raven:
## mul_op
module mul_op #(parameter INPUTS = 2,
		parameter OUTPUTS = 1,
		parameter DATA_IN_SIZE = 32,
		parameter DATA_OUT_SIZE = 32)
		(
		input clk,
		input rst,
		input [INPUTS * (DATA_IN_SIZE)- 1 : 0]data_in_bus,
		input [INPUTS - 1 : 0]valid_in_bus,
		output [INPUTS - 1 : 0] ready_in_bus,
		output [OUTPUTS * (DATA_OUT_SIZE) - 1 : 0]data_out_bus,
		output [OUTPUTS - 1 : 0]valid_out_bus,
		input 	[OUTPUTS - 1 : 0] ready_out_bus
);
	localparam LATENCY = 4;
	wire [2 * DATA_OUT_SIZE - 1 : 0] temp_result;
	wire join_valid;
	wire buff_valid, oehb_valid, oehb_ready;
	wire oehb_dataOut, oehb_datain;
	joinC #(.N(INPUTS)) add_fork(.valid_in(valid_in_bus), .ready_in(ready_in_bus), .valid_out(join_valid), .ready_out(oehb_ready));
	mul_4_stage multiply_unit (.clk(clk), .ce(oehb_ready), .a(data_in_bus[0 * DATA_IN_SIZE +: DATA_IN_SIZE]), .b(data_in_bus[1 * DATA_IN_SIZE +: DATA_IN_SIZE]), .p(data_out_bus[0 * DATA_OUT_SIZE +: DATA_OUT_SIZE]));
	delay_buffer #(.SIZE(LATENCY - 1))delay_buff(.clk(clk), .rst(rst), .valid_in(join_valid), .ready_in(oehb_ready), .valid_out(buff_valid));
	OEHB #(.INPUTS(1), .OUTPUTS(1), .DATA_IN_SIZE(1), .DATA_OUT_SIZE(1)) oehb_buffer (.clk(clk), .rst(rst),
										 .data_in_bus(1'b0), .valid_in_bus(buff_valid), .ready_in_bus(oehb_ready),
										 .data_out_bus(oehb_dataOut), .valid_out_bus(valid_out_bus[0]), .ready_out_bus(ready_out_bus[0]));
endmodule
export LEC_CHECK = 0
export CAP_MARGIN = 20
export CORE_ASPECT_RATIO = 0.7
export CORE_MARGIN = 2
export CORE_UTILIZATION = 72
export CTS_CLUSTER_DIAMETER = 159
export CTS_CLUSTER_SIZE = 95
export PLACE_DENSITY = 0.37
export SLEW_MARGIN = 20
create_clock -name core_clock -period 6.28 [get_ports {clk}]
run.sh (not shown) runs the stock make flow with config.mk's settings and CLKGATE_MAP_FILE=.
STATUS run=raven STAGES=ALL_DONE FINAL_CHECKS=FAILED CAUSE=setup timing
Modified inputs, lagoon compared to raven
--- a/flow/config.mk
+++ b/flow/config.mk
@@ -7,9 +7,5 @@
 export LEC_CHECK = 0
 export CAP_MARGIN = 20
-export CORE_ASPECT_RATIO = 0.7
 export CORE_MARGIN = 2
-export CORE_UTILIZATION = 72
-export CTS_CLUSTER_DIAMETER = 159
-export CTS_CLUSTER_SIZE = 95
-export PLACE_DENSITY = 0.37
+export CORE_UTILIZATION = 40
 export SLEW_MARGIN = 20
==> flow/constraint.sdc <==
create_clock -name core_clock -period 8.0 [get_ports {clk}]
set_input_delay 1.6000 -clock core_clock [delete_from_list [all_inputs] [get_ports {clk}]]
set_output_delay 1.6000 -clock core_clock [all_outputs]
set_load 0.01 [all_outputs]
### Flow results
- lagoon completed; timing, DRC and antenna clean
- raven: all stages done; final checks FAILED (setup timing).
- From raven to lagoon the numbers moved as follows: maximum fanout encountered on the critical timing path moved up, proportion of final cell area spent on non-clock buffers moved down.
- raven → lagoon: number of nets in the layout -225; final critical-path setup slack +1250 ps; setup slack of the most critical reg-to-reg path +1250 ps.
- raven -> lagoon: detail-routed net length per standard cell decreased by more than 10%
- Of lagoon and raven, the lower total buffers and inverters traversed by the critical path belongs to lagoon.
Edits applied to the flow inputs when going from lagoon to amber:
--- a/flow/config.mk
+++ b/flow/config.mk
@@ -6,6 +6,7 @@
 export NUM_CORES = 4
 export LEC_CHECK = 0
-export CAP_MARGIN = 20
+export CAP_MARGIN = 40
 export CORE_MARGIN = 2
 export CORE_UTILIZATION = 40
 export SLEW_MARGIN = 20
+export TNS_END_PERCENT = 50
## What came out
- amber packs its core more tightly than lagoon.
- amber: flow completed, timing, DRC and antenna clean
- Status: chip area from the yosys synthesis statistics parity (amber, lagoon)
- Comparing lagoon against amber, there is no change at all in count of instances resized after the clock tree is built.
- As far as remaining antenna violation count after routing goes, amber and lagoon are indistinguishable; the numbers are identical.
- | post-place setup slack | amber vs lagoon | 33 ps higher |
- The shortest clock period the worst path allows after layout of amber falls short of that of lagoon by 120 ps.
Modified inputs, maple compared to amber
--- a/flow/config.mk
+++ b/flow/config.mk
@@ -6,7 +6,11 @@
 export NUM_CORES = 4
 export LEC_CHECK = 0
-export CAP_MARGIN = 40
-export CORE_MARGIN = 2
-export CORE_UTILIZATION = 40
+export CAP_MARGIN = 25
+export CELL_PAD_IN_SITES_DETAIL_PLACEMENT = 2
+export CORE_ASPECT_RATIO = 0.52
+export CORE_MARGIN = 6
+export CORE_UTILIZATION = 54
+export HOLD_SLACK_MARGIN = 0.25
+export MIN_ROUTING_LAYER = met1
 export SLEW_MARGIN = 20
 export TNS_END_PERCENT = 50
[summary]
- In terms of synthesized instance count, amber and maple differ only marginally.
- Summary of maple over amber: number of standard-cell rows in the floorplan lower, die outline width now larger, count of state elements after synthesis essentially unchanged, number of cell instances after yosys synthesis comparable, placeable core region has decreased.
- There was hardly any difference in area share of and/or/nand/nor cells after synthesis between maple and amber.
- maple -> amber: xor/xnor share of the synthesized area delta 0, exact match
- As far as number of enable-type register cells in the synthesized netlist goes, amber and maple are indistinguishable; the numbers are identical.
- detailed placement (3_5_place_dp): maple exited with error
- Diff amber -> maple: die area moved down, weighted congestion at the end of routability-driven global placement rose 0.036.

========
The RTL this note starts from:
==> flow/design.v <==
module joinC #(parameter N = 5)(
	input [N - 1 : 0] valid_in,
	output reg  [N - 1 : 0] ready_in,
	output valid_out,
	input ready_out
);
	assign valid_out = &valid_in; 
	reg[N - 1 : 0] singleValid;
	integer i, j;
	always @(*)begin
		for(i = 0; i < N; i = i + 1)begin
			singleValid[i] = 1;
			for(j = 0; j < N; j = j + 1)
				if(i != j)
					singleValid[i] = singleValid[i] & valid_in[j];
		end
		for(i = 0; i < N; i = i + 1)begin
			ready_in[i] = singleValid[i] & ready_out;
		end
	end
endmodule
module OEHB #(parameter INPUTS = 1,
		parameter OUTPUTS = 1,
		parameter DATA_IN_SIZE = 32,
		parameter DATA_OUT_SIZE = 32)
	(
		input clk,
		input rst,
		input [INPUTS * (DATA_IN_SIZE)- 1 : 0]data_in_bus,
		input [INPUTS - 1 : 0]valid_in_bus,
		output [INPUTS - 1 : 0] ready_in_bus,
		output [OUTPUTS * (DATA_OUT_SIZE) - 1 : 0]data_out_bus,
		output reg [OUTPUTS - 1 : 0]valid_out_bus,
		input 	[OUTPUTS - 1 : 0] ready_out_bus
);
	wire reg_en;
	reg [DATA_IN_SIZE - 1 : 0] data_reg;
	always@(posedge clk, posedge rst)
		if(rst)
			valid_out_bus[0] <= 0;
		else
			valid_out_bus[0] <= valid_in_bus[0] | ~ready_in_bus[0];
	always@(posedge clk, posedge rst)
		if(rst)
			data_reg <= 0;
		else if(reg_en)
			data_reg <= data_in_bus[0 * DATA_IN_SIZE +: DATA_IN_SIZE];
	assign data_out_bus[0 * DATA_OUT_SIZE +: DATA_OUT_SIZE] = data_reg;
	assign ready_in_bus[0] = ~valid_out_bus[0] | ready_out_bus[0];
	assign reg_en = ready_in_bus[0] & valid_in_bus[0];
endmodule
module delay_buffer #(parameter SIZE = 32) (
	input clk, rst,
	input valid_in, ready_in,
	output valid_out
);
	reg [SIZE - 1 : 0] shift_reg;
	always @(posedge clk)begin
		if(ready_in | rst)
			shift_reg[0] <= valid_in;
	end
	always @(posedge clk)begin
		if(rst)
			shift_reg[SIZE - 1 : 1] <= 0;
		else if(ready_in)
			shift_reg[SIZE - 1 : 1] <= shift_reg[SIZE - 2 : 0];
	end
	assign valid_out = shift_reg[SIZE - 1];
endmodule
module mul_4_stage (
	input clk, ce,
	input[31 : 0] a,
	input [31 : 0] b,
	output [31 : 0] p
);
	reg [31 : 0] a_reg, b_reg, q0, q1, q2;
	wire [63 : 0] mul_wire;
	assign mul_wire = a_reg * b_reg;
	wire [31 : 0] mul;
	assign mul = mul_wire[31 : 0];
	always @(posedge clk)
		if(ce)begin
			a_reg <= a;
			b_reg <= b;
			q0 <= mul;
			q1 <= q0;
			q2 <= q1;
		end
	assign p = q2;
endmodule
module mul_op #(parameter INPUTS = 2,
		parameter OUTPUTS = 1,
		parameter DATA_IN_SIZE = 32,
		parameter DATA_OUT_SIZE = 32)
		(
		input clk,
		input rst,
		input [INPUTS * (DATA_IN_SIZE)- 1 : 0]data_in_bus,
		input [INPUTS - 1 : 0]valid_in_bus,
		output [INPUTS - 1 : 0] ready_in_bus,
		output [OUTPUTS * (DATA_OUT_SIZE) - 1 : 0]data_out_bus,
		output [OUTPUTS - 1 : 0]valid_out_bus,
		input 	[OUTPUTS - 1 : 0] ready_out_bus
);
	localparam LATENCY = 4;
	wire [2 * DATA_OUT_SIZE - 1 : 0] temp_result;
	wire join_valid;
	wire buff_valid, oehb_valid, oehb_ready;
	wire oehb_dataOut, oehb_datain;
	joinC #(.N(INPUTS)) add_fork(.valid_in(valid_in_bus), .ready_in(ready_in_bus), .valid_out(join_valid), .ready_out(oehb_ready));
	mul_4_stage multiply_unit (.clk(clk), .ce(oehb_ready), .a(data_in_bus[0 * DATA_IN_SIZE +: DATA_IN_SIZE]), .b(data_in_bus[1 * DATA_IN_SIZE +: DATA_IN_SIZE]), .p(data_out_bus[0 * DATA_OUT_SIZE +: DATA_OUT_SIZE]));
	delay_buffer #(.SIZE(LATENCY - 1))delay_buff(.clk(clk), .rst(rst), .valid_in(join_valid), .ready_in(oehb_ready), .valid_out(buff_valid));
	OEHB #(.INPUTS(1), .OUTPUTS(1), .DATA_IN_SIZE(1), .DATA_OUT_SIZE(1)) oehb_buffer (.clk(clk), .rst(rst),
										 .data_in_bus(1'b0), .valid_in_bus(buff_valid), .ready_in_bus(oehb_ready),
										 .data_out_bus(oehb_dataOut), .valid_out_bus(valid_out_bus[0]), .ready_out_bus(ready_out_bus[0]));
endmodule
Settings: LEC_CHECK=0, CAP_MARGIN=40, CORE_MARGIN=2, CORE_UTILIZATION=72, CTS_CLUSTER_DIAMETER=98, CTS_CLUSTER_SIZE=21, SLEW_MARGIN=20; clock period 6.23 ns.
The baseline completed and failed the layout checks on negative setup slack.
Change:
CAP_MARGIN = 20   (was 40)
CORE_UTILIZATION = 40   (was 72)
CTS_CLUSTER_DIAMETER = not set   (was 98)
CTS_CLUSTER_SIZE = not set   (was 21)
clock period = 4.99 ns   (was 6.23 ns; I/O delays follow)
Outcome:
- The new run produced a layout that fails on negative setup slack
- synthesized area does not change
- die area goes up by 78%
- setup slack is worse by 870 ps
Change:
CORE_UTILIZATION = 70   (was 40)
SETUP_SLACK_MARGIN = 0.13   (was not set)
clock period = 7.14 ns   (was 4.99 ns; I/O delays follow)
With this change the flow completed without violations.
Wire length rises by 2.9%.
Area after synthesis does not change.
Synthesized cell count does not change.
Change:
CAP_MARGIN = 5   (was 20)
CORE_UTILIZATION = 72   (was 70)
SETUP_SLACK_MARGIN = not set   (was 0.13)
clock period = 6.23 ns   (was 7.14 ns; I/O delays follow)
Result:
- With this change the flow finished but fails on negative setup slack
- via count is higher by 5.0%
- cell area is higher by 3.2%
- hold slack is about the same
